==> branch violet <==
Design cpu_core, start of the top module:
module cpu_core (
    input  wire        clk,
    input  wire        rst_n,
    output reg         bus_valid,
    output reg         bus_write,
    output reg  [18:0] bus_addr,
    output reg  [18:0] bus_wdata,
    input  wire [18:0] bus_rdata
);
clock: 45.0 ns
lec_check: 0
cap_margin: 5
cell_pad_in_sites_detail_placement: 2
cell_pad_in_sites_global_placement: 1
core_margin: 8
core_utilization: 59
cts_cluster_diameter: 206
gpl_routability_driven: 1
hold_slack_margin: 0.3
min_routing_layer: met2
place_density_lb_addon: 0.07
setup_slack_margin: 3.52
slew_margin: 20
tns_end_percent: 95
run.sh (not shown) runs the stock make flow with config.mk's settings and CLKGATE_MAP_FILE=.
==> inputs of branch harbor, as changes to branch violet <==
==> flow/config.mk (replaced) <==
export PLATFORM = sky130hd
export DESIGN_NAME = cpu_core
export DESIGN_NICKNAME = cpu_core
export VERILOG_FILES = /design/flow/design.v
export SDC_FILE = /design/flow/constraint.sdc
export NUM_CORES = 4
export LEC_CHECK = 0
export ABC_AREA = 1
export CAP_MARGIN = 20
export CORE_MARGIN = 2
export CORE_UTILIZATION = 67
export PLACE_DENSITY = 0.37
export SLEW_MARGIN = 20
==> flow/constraint.sdc (replaced) <==
create_clock -name core_clock -period 54.9 [get_ports {clk}]
set_input_delay 10.9800 -clock core_clock [delete_from_list [all_inputs] [get_ports {clk}]]
set_output_delay 10.9800 -clock core_clock [all_outputs]
set_load 0.01 [all_outputs]
==> inputs of branch umber, as changes to branch violet <==
==> flow/config.mk (replaced) <==
export PLATFORM = sky130hd
export DESIGN_NAME = cpu_core
export DESIGN_NICKNAME = cpu_core
export VERILOG_FILES = /design/flow/design.v
export SDC_FILE = /design/flow/constraint.sdc
export NUM_CORES = 4
export LEC_CHECK = 0
export CAP_MARGIN = 5
export CORE_MARGIN = 3
export CORE_UTILIZATION = 59
export GPL_ROUTABILITY_DRIVEN = 0
export HOLD_SLACK_MARGIN = 0.3
export PLACE_DENSITY_LB_ADDON = 0.07
export SETUP_SLACK_MARGIN = 3.52
export SLEW_MARGIN = 20
export TNS_END_PERCENT = 95
==> results <==
Core utilization: branch harbor is lower than branch umber (1.2 points). Between branch umber and branch harbor, the lower clock power is in branch harbor (gap 20%, measured against branch harbor). Branch violet aborted during detailed placement. Branch harbor finished with timing, DRC and antenna clean. Branch umber went through all stages and came out clean. In branch umber the wire length is higher than in branch harbor, by 17%. Total power: branch harbor is lower than branch umber (about 46%). Worst setup slack: branch umber is worse than branch harbor (1.1 ns). In count of clock-buffer cells in the layout, branch harbor and branch umber do not differ. Against branch umber, the sequential power of branch harbor is lower by 16%. Against branch harbor, the first-iteration DRC count of branch umber is larger by about 30%. Die area, lowest first: branch harbor, branch umber, branch violet. In branch violet the area after synthesis is higher than in branch harbor, by about 0.56%.
==> figures <==
item                                                         branch violet       branch harbor        branch umber
Reg-to-reg critical path startpoint                                      -  ifs.instruction[5]  ifs.instruction[5]
Gp weighted congestion                                                1.20                1.03                   -
Most repeated library cell on the critical path                          -             nand2_1              o21a_1
Hold Path Stages                                                         -                   2                   1
Post-synthesis register bit count                                      158                 167                 158
Final layout net count                                                   -               4,173               3,782
Top routing layer in use                                                 -                met4                met5
Num CTS Buffers                                                          -                  17                  17
Non-Filler Instances                                                     -               4,244               3,922
Clock root buffer master                                                 -           clkbuf_16           clkbuf_16
Cell count after synthesis                                           3,023               3,651               3,023
Status                                           aborted with a tool error  timing/DRC/antenna clean  timing/DRC/antenna clean
Last stage reached                                      detailed placement                   -                   -
Fill count                                                               -               3,134               3,137
CP max FO                                                                -                  50                  15
CTS H-tree depth                                                         -                   4                   4
Internal power contribution                                              -              551 uW             1.05 mW
CTS Hold Buffers Added                                                   -                   0                   0
Clock-cell share                                                         -               1.93%               1.76%
Xor-xnor portion of the synthesized cell area                        4.96%               5.23%               4.96%
Post-route cell area                                                     -          28,000 um2          32,100 um2
Seq pwr                                                                  -              158 uW              188 uW

---

==> run a: inputs <==
cpu_core again, from the RTL that the note above started with.
Design cpu_core, start of the top module:
module cpu_core (
    input  wire        clk,
    input  wire        rst_n,
    output reg         bus_valid,
    output reg         bus_write,
    output reg  [18:0] bus_addr,
    output reg  [18:0] bus_wdata,
    input  wire [18:0] bus_rdata
);
    wire [18:0] if_pc;
    wire [18:0] if_instr;
    wire [4:0]  opcode;
    wire [2:0]  rd, rs1, rs2;
    wire [14:0] imm;
    wire [18:0] rs1_data, rs2_data;
    wire [18:0] alu_result;
    wire        zero_flag;
    wire        div_by_zero;
    wire [18:0] wb_data;
    wire        reg_write;
    wire is_load  = (opcode == 5'b01000);
    wire is_store = (opcode == 5'b01001);
    wire mem_access = is_load | is_store;
    if_stage ifs (
        .clk(clk),
        .rst_n(rst_n),
        .stall(mem_access),           
        .branch_taken(1'b0),
        .branch_target(19'd0),
        .ibus_valid(),                
        .ibus_addr(),                 
        .ibus_rdata(bus_rdata),
        .pc(if_pc),
        .instruction(if_instr)
    );
    id_stage id (
        .instruction(if_instr),
        .opcode(opcode),
        .rd(rd),
        .rs1(rs1),
        .rs2(rs2),
        .immediate(imm),
  ...
Settings: LEC_CHECK=0, ABC_AREA=1, CAP_MARGIN=20, CORE_MARGIN=2, CORE_UTILIZATION=72, CTS_CLUSTER_DIAMETER=248, CTS_CLUSTER_SIZE=80, MAX_ROUTING_LAYER=met4, PLACE_DENSITY_LB_ADDON=0.04, SETUP_SLACK_MARGIN=3.75, SLEW_MARGIN=20; clock period 25.5 ns.
==> inputs of run b, as changes to run a <==
==> flow/config.mk (replaced) <==
export PLATFORM = sky130hd
export DESIGN_NAME = cpu_core
export DESIGN_NICKNAME = cpu_core
export VERILOG_FILES = /design/flow/design.v
export SDC_FILE = /design/flow/constraint.sdc
export NUM_CORES = 4
export LEC_CHECK = 0
export CAP_MARGIN = 20
export CORE_MARGIN = 2
export CORE_UTILIZATION = 67
export CTS_CLUSTER_DIAMETER = 131
export CTS_CLUSTER_SIZE = 31
export GPL_ROUTABILITY_DRIVEN = 1
export GPL_TIMING_DRIVEN = 1
export SETUP_SLACK_MARGIN = 5.0
export SLEW_MARGIN = 5
==> flow/constraint.sdc (replaced) <==
create_clock -name core_clock -period 43.2 [get_ports {clk}]
set_input_delay 8.6400 -clock core_clock [delete_from_list [all_inputs] [get_ports {clk}]]
set_output_delay 8.6400 -clock core_clock [all_outputs]
set_load 0.01 [all_outputs]
==> inputs of run c, as changes to run a <==
==> flow/config.mk (replaced) <==
export PLATFORM = sky130hd
export DESIGN_NAME = cpu_core
export DESIGN_NICKNAME = cpu_core
export VERILOG_FILES = /design/flow/design.v
export SDC_FILE = /design/flow/constraint.sdc
export NUM_CORES = 4
export LEC_CHECK = 0
export CAP_MARGIN = 20
export CORE_MARGIN = 2
export CORE_UTILIZATION = 40
export SLEW_MARGIN = 20
==> flow/constraint.sdc (replaced) <==
create_clock -name core_clock -period 45.0 [get_ports {clk}]
set_input_delay 9.0000 -clock core_clock [delete_from_list [all_inputs] [get_ports {clk}]]
set_output_delay 9.0000 -clock core_clock [all_outputs]
set_load 0.01 [all_outputs]
==> inputs of run d, as changes to run a <==
==> flow/config.mk (replaced) <==
export PLATFORM = sky130hd
export DESIGN_NAME = cpu_core
export DESIGN_NICKNAME = cpu_core
export VERILOG_FILES = /design/flow/design.v
export SDC_FILE = /design/flow/constraint.sdc
export NUM_CORES = 4
export LEC_CHECK = 0
export CAP_MARGIN = 20
export CORE_MARGIN = 2
export CORE_UTILIZATION = 58
export SETUP_SLACK_MARGIN = 5.0
export SLEW_MARGIN = 20
==> flow/constraint.sdc (replaced) <==
create_clock -name core_clock -period 24.7 [get_ports {clk}]
set_input_delay 4.9400 -clock core_clock [delete_from_list [all_inputs] [get_ports {clk}]]
set_output_delay 4.9400 -clock core_clock [all_outputs]
set_load 0.01 [all_outputs]
==> results <==
- Between run c and run b, the lower combinational power is in run c (gap 20%, measured against run b).
- Of run b and run c, run b has the higher cell area (gap about 8%, measured against run c).
- Run c finished clean. Run d stopped in global routing (5_1_grt), error GRT-0232. Run a died in clock tree synthesis (4_1_cts) (DPL-0038). Run b produced a layout that fails on setup timing.
- Against run c, the via count of run b is higher by about 18%.
- Of run b and run c, run b has the higher hold slack (gap 27 ps).
- Die area, highest first: run c, run d, run b, run a.
- Sequential share of layout area: run c is higher than run b (1.1 points).
- Between run b and run c, the lower setup slack is in run b (gap 2500 ps).
- In run a the synthesized area is lower than in run c, by about 0.56%.
- Cell count: run c is higher than run b (4.7%).
- Between run b and run c, the lower register-to-register slack is in run b (gap 2900 ps).

---

==> inputs of run P <==
Starting RTL as in the previous note.
## cpu_core
module cpu_core (
    input  wire        clk,
    input  wire        rst_n,
    output reg         bus_valid,
    output reg         bus_write,
    output reg  [18:0] bus_addr,
    output reg  [18:0] bus_wdata,
    input  wire [18:0] bus_rdata
);
clock: 11.7 ns
lec_check: 0
abc_area: 1
cap_margin: 20
core_margin: 2
core_utilization: 72
cts_cluster_diameter: 204
cts_cluster_size: 31
place_density_lb_addon: 0.1
slew_margin: 20
==> inputs of run E, as changes to run P <==
Settings changed: ABC_AREA 1 to default, CORE_UTILIZATION 72 to 40, CTS_CLUSTER_DIAMETER 204 to default, CTS_CLUSTER_SIZE 31 to default, PLACE_DENSITY_LB_ADDON 0.1 to default.
==> flow/constraint.sdc (replaced) <==
create_clock -name core_clock -period 44.3 [get_ports {clk}]
set_input_delay 8.8600 -clock core_clock [delete_from_list [all_inputs] [get_ports {clk}]]
set_output_delay 8.8600 -clock core_clock [all_outputs]
set_load 0.01 [all_outputs]
==> inputs of run A, as changes to run P <==
Settings changed: ABC_AREA 1 to default, CORE_UTILIZATION 72 to 58, CTS_CLUSTER_DIAMETER 204 to default, CTS_CLUSTER_SIZE 31 to default, PLACE_DENSITY_LB_ADDON 0.1 to default, SETUP_SLACK_MARGIN from default to 5.0.
==> flow/constraint.sdc (replaced) <==
create_clock -name core_clock -period 45.0 [get_ports {clk}]
set_input_delay 9.0000 -clock core_clock [delete_from_list [all_inputs] [get_ports {clk}]]
set_output_delay 9.0000 -clock core_clock [all_outputs]
set_load 0.01 [all_outputs]
==> results <==
Of run E and run A, run E has the higher non-clock buffer count (gap 153). Worst setup slack: run A is better than run E (1.4 ns). Synthesized cell count is the same in run E and run A. In run E the critical path depth is higher than in run A, by 7. In run A the global-route usage is higher than in run E, by 14 points. Between run A and run E, the lower via count is in run E (gap 5.7%, measured against run E). Run E finished clean. Run P never finished: it broke off in clock tree synthesis (DPL-0033). Run A finished clean. Against run E, the design area of run A is larger by 1.5%. In run E the worst hold slack is better than in run A, by 0.013 ns. Sequential power is about the same in run A and run E. Of run A and run E, run E has the higher clock power (gap about 7%, measured against run E). Against run P, the die area of run E is larger by about 80%.

---

==> inputs of run B <==
Starting RTL as in the previous note.
Settings: LEC_CHECK=0, CAP_MARGIN=5, CELL_PAD_IN_SITES_DETAIL_PLACEMENT=2, CELL_PAD_IN_SITES_GLOBAL_PLACEMENT=1, CORE_ASPECT_RATIO=1.13, CORE_MARGIN=10, CORE_UTILIZATION=59, CTS_CLUSTER_DIAMETER=206, GPL_ROUTABILITY_DRIVEN=1, GPL_TIMING_DRIVEN=0, HOLD_SLACK_MARGIN=0.2, MIN_ROUTING_LAYER=met2, PLACE_DENSITY_LB_ADDON=0.07, SETUP_SLACK_MARGIN=3.52, SLEW_MARGIN=20, TNS_END_PERCENT=5; clock period 45.0 ns.
==> run Z (differences from run B) <==
- ABC_AREA: default -> 1
- CAP_MARGIN: 5 -> 20
- CELL_PAD_IN_SITES_DETAIL_PLACEMENT: 2 -> default
- CELL_PAD_IN_SITES_GLOBAL_PLACEMENT: 1 -> default
- CORE_ASPECT_RATIO: 1.13 -> default
- CORE_MARGIN: 10 -> 2
- CORE_UTILIZATION: 59 -> 64
- CTS_CLUSTER_DIAMETER: 206 -> default
- CTS_CLUSTER_SIZE: default -> 98
- GPL_ROUTABILITY_DRIVEN: 1 -> default
- GPL_TIMING_DRIVEN: 0 -> default
- HOLD_SLACK_MARGIN: 0.2 -> default
- MIN_ROUTING_LAYER: met2 -> default
- PLACE_DENSITY_LB_ADDON: 0.07 -> default
- SETUP_SLACK_MARGIN: 3.52 -> default
- TNS_END_PERCENT: 5 -> default
==> flow/constraint.sdc (replaced) <==
create_clock -name core_clock -period 31.4 [get_ports {clk}]
set_input_delay 6.2800 -clock core_clock [delete_from_list [all_inputs] [get_ports {clk}]]
set_output_delay 6.2800 -clock core_clock [all_outputs]
set_load 0.01 [all_outputs]
==> comparison table <==
Overall die height: run Z 205 µm; run B 244 µm
Yosys top cell area share: run Z 0.176; run B 0.165
Distinct cell type count of the synthesized netlist: run Z 65; run B 99
Gp weighted congestion: run Z 1.03; run B 1.21
Status: run Z aborted with a tool error; run B aborted with a tool error
Last stage reached: run Z global routing; run B detailed placement
Chip width: run Z 205 µm; run B 218 µm
Ao+oa area frac: run Z 0.141; run B 0.216
Synth mux share: run Z 0; run B 0.0958
Most repeated cell in the gate-level netlist after synthesis: run Z nand2_1; run B ha_1
Synthesized cell area: run Z 0.0259 mm²; run B 0.0261 mm²
XORs/XNORs by Area: run Z 0.0523; run B 0.0496
Flop and latch count out of synthesis: run Z 167; run B 158
Sequential area share after synthesis: run Z 0.190; run B 0.179
Total Die Area: run Z 0.0422 mm²; run B 0.0530 mm²
Summed standard-cell area reported by yosys: run Z 0.0259 mm²; run B 0.0261 mm²
Synth Area in Simple Gates: run Z 0.251; run B 0.155
Fa+ha+maj area frac: run Z 0.247; run B 0.246

---

==> build 62 <==
Starting RTL as in the previous note.
clock: 27.4 ns
lec_check: 0
abc_area: 1
cap_margin: 20
core_margin: 2
core_utilization: 59
cts_cluster_diameter: 261
cts_cluster_size: 98
place_density: 0.37
slew_margin: 20
tns_end_percent: 5
==> build 86 (differences from build 62) <==
- ABC_AREA: 1 -> default
- CORE_UTILIZATION: 59 -> 58
- CTS_CLUSTER_DIAMETER: 261 -> default
- CTS_CLUSTER_SIZE: 98 -> default
- PLACE_DENSITY: 0.37 -> default
- TNS_END_PERCENT: 5 -> default
==> flow/constraint.sdc (replaced) <==
create_clock -name core_clock -period 37.9 [get_ports {clk}]
set_input_delay 7.5800 -clock core_clock [delete_from_list [all_inputs] [get_ports {clk}]]
set_output_delay 7.5800 -clock core_clock [all_outputs]
set_load 0.01 [all_outputs]
==> comparison <==
- Build 62 finished but fails on setup timing. Build 86 finished but fails on slew limit, setup timing.
- Against build 62, the via count of build 86 is larger by 4.3%.
- Clock skew: build 62 is lower than build 86 (5.5 ps).
- In build 62 the register-to-register slack is lower than in build 86, by 14000 ps.
- Synthesized cell count: build 86 is smaller than build 62 (about 17%).
- Of build 62 and build 86, build 86 has the higher cell area (gap about 3.7%, measured against build 86).
==> figures <==
Result of the run: build 62 complete, but fails checks; build 86 complete, but fails checks
Violated checks: build 62 setup timing; build 86 slew limit, setup timing
Die X-Extent: build 62 214 um; build 86 216 um
Final-report setup violation count: build 62 47; build 86 2
Power Combinational: build 62 2600 uW; build 86 2630 uW
Row Count: build 62 76; build 86 77
Chip Footprint: build 62 45,700 um^2; build 86 46,700 um^2
Number of global-route vias before repair: build 62 28,100; build 86 31,700
Sum of met3 wire segment lengths after detailed routing: build 62 13.6 mm; build 86 19.0 mm
Inverter count: build 62 624; build 86 261
Hold Startpoint: build 62 ifs.instruction[18]; build 86 ifs.instruction[12]
Data arrival time at the worst-slack endpoint: build 62 36,210 ps; build 86 32,800 ps

---

==> run G <==
Starting RTL as in the previous note.
clock: 43.2 ns
lec_check: 0
abc_area: 1
cap_margin: 20
core_margin: 2
core_utilization: 67
cts_cluster_diameter: 327
cts_cluster_size: 31
gpl_routability_driven: 1
gpl_timing_driven: 1
setup_slack_margin: 5.0
slew_margin: 20
==> inputs of run C, as changes to run G <==
- CELL_PAD_IN_SITES_GLOBAL_PLACEMENT: not set -> 3
- CORE_ASPECT_RATIO: not set -> 0.93
- CORE_UTILIZATION: 67 -> 62
- CTS_CLUSTER_DIAMETER: 327 -> 343
- CTS_CLUSTER_SIZE: 31 -> not set
- GPL_TIMING_DRIVEN: 1 -> 0
- MIN_ROUTING_LAYER: not set -> met2
- SETUP_SLACK_MARGIN: 5.0 -> 2.5
- SLEW_MARGIN: 20 -> 30
- TNS_END_PERCENT: not set -> 55
==> notes <==
- Synthesized cell count is the same in run C and run G.
- In synthesized area, run C and run G do not differ.
- Of run C and run G, run C has the higher die area (gap 7.9%, measured against run G).
- Run G failed in 5_1_grt (ODB-0269). Run C never finished: it broke off in 3_1_place_gp_skip_io, error GPL-0301.
==> figures <==
Post-synthesis cell type with the largest combined area: run C sky130_fd_sc_hd__edfxtp_1; run G sky130_fd_sc_hd__edfxtp_1
FFs w/ async S/R, synth: run C 0.0898; run G 0.0898
Unique cell types: run C 65; run G 65
Number of cells produced by synthesis: run C 3651; run G 3651
Number of enable-type register cells in the synthesized netlist: run C 152; run G 152
Post-synthesis sequential element count: run C 167; run G 167
Cell count listed in synth_stat.txt: run C 3651; run G 3651
Adder Share, Synth: run C 0.247; run G 0.247
Floorplan utilization: run C 0.626; run G 0.674
Complex Gates by Area: run C 0.141; run G 0.141
Status: run C stopped before the end; run G stopped before the end
Stage where the flow stopped: run C 3_1_place_gp_skip_io; run G 5_1_grt
Cell with the most instances after synthesis: run C sky130_fd_sc_hd__nand2_1; run G sky130_fd_sc_hd__nand2_1
Site row count: run C 72; run G 72
Die outline height: run C 201 um; run G 201 um
Area of the core: run C 41400 um2; run G 38500 um2
Count of yosys warnings during synthesis: run C 5; run G 5
Die span in x: run C 216 um; run G 201 um
Dominant register cell: run C sky130_fd_sc_hd__edfxtp_1; run G sky130_fd_sc_hd__edfxtp_1
Share of the yosys chip area belonging to registers: run C 0.190; run G 0.190
Cell area after synthesis: run C 25900 um2; run G 25900 um2
Xor/xnor cell area share of the yosys netlist: run C 0.0523; run G 0.0523
Total die size: run C 43500 um2; run G 40300 um2
No activity file was given, so power comes from the tool's default toggle rates.
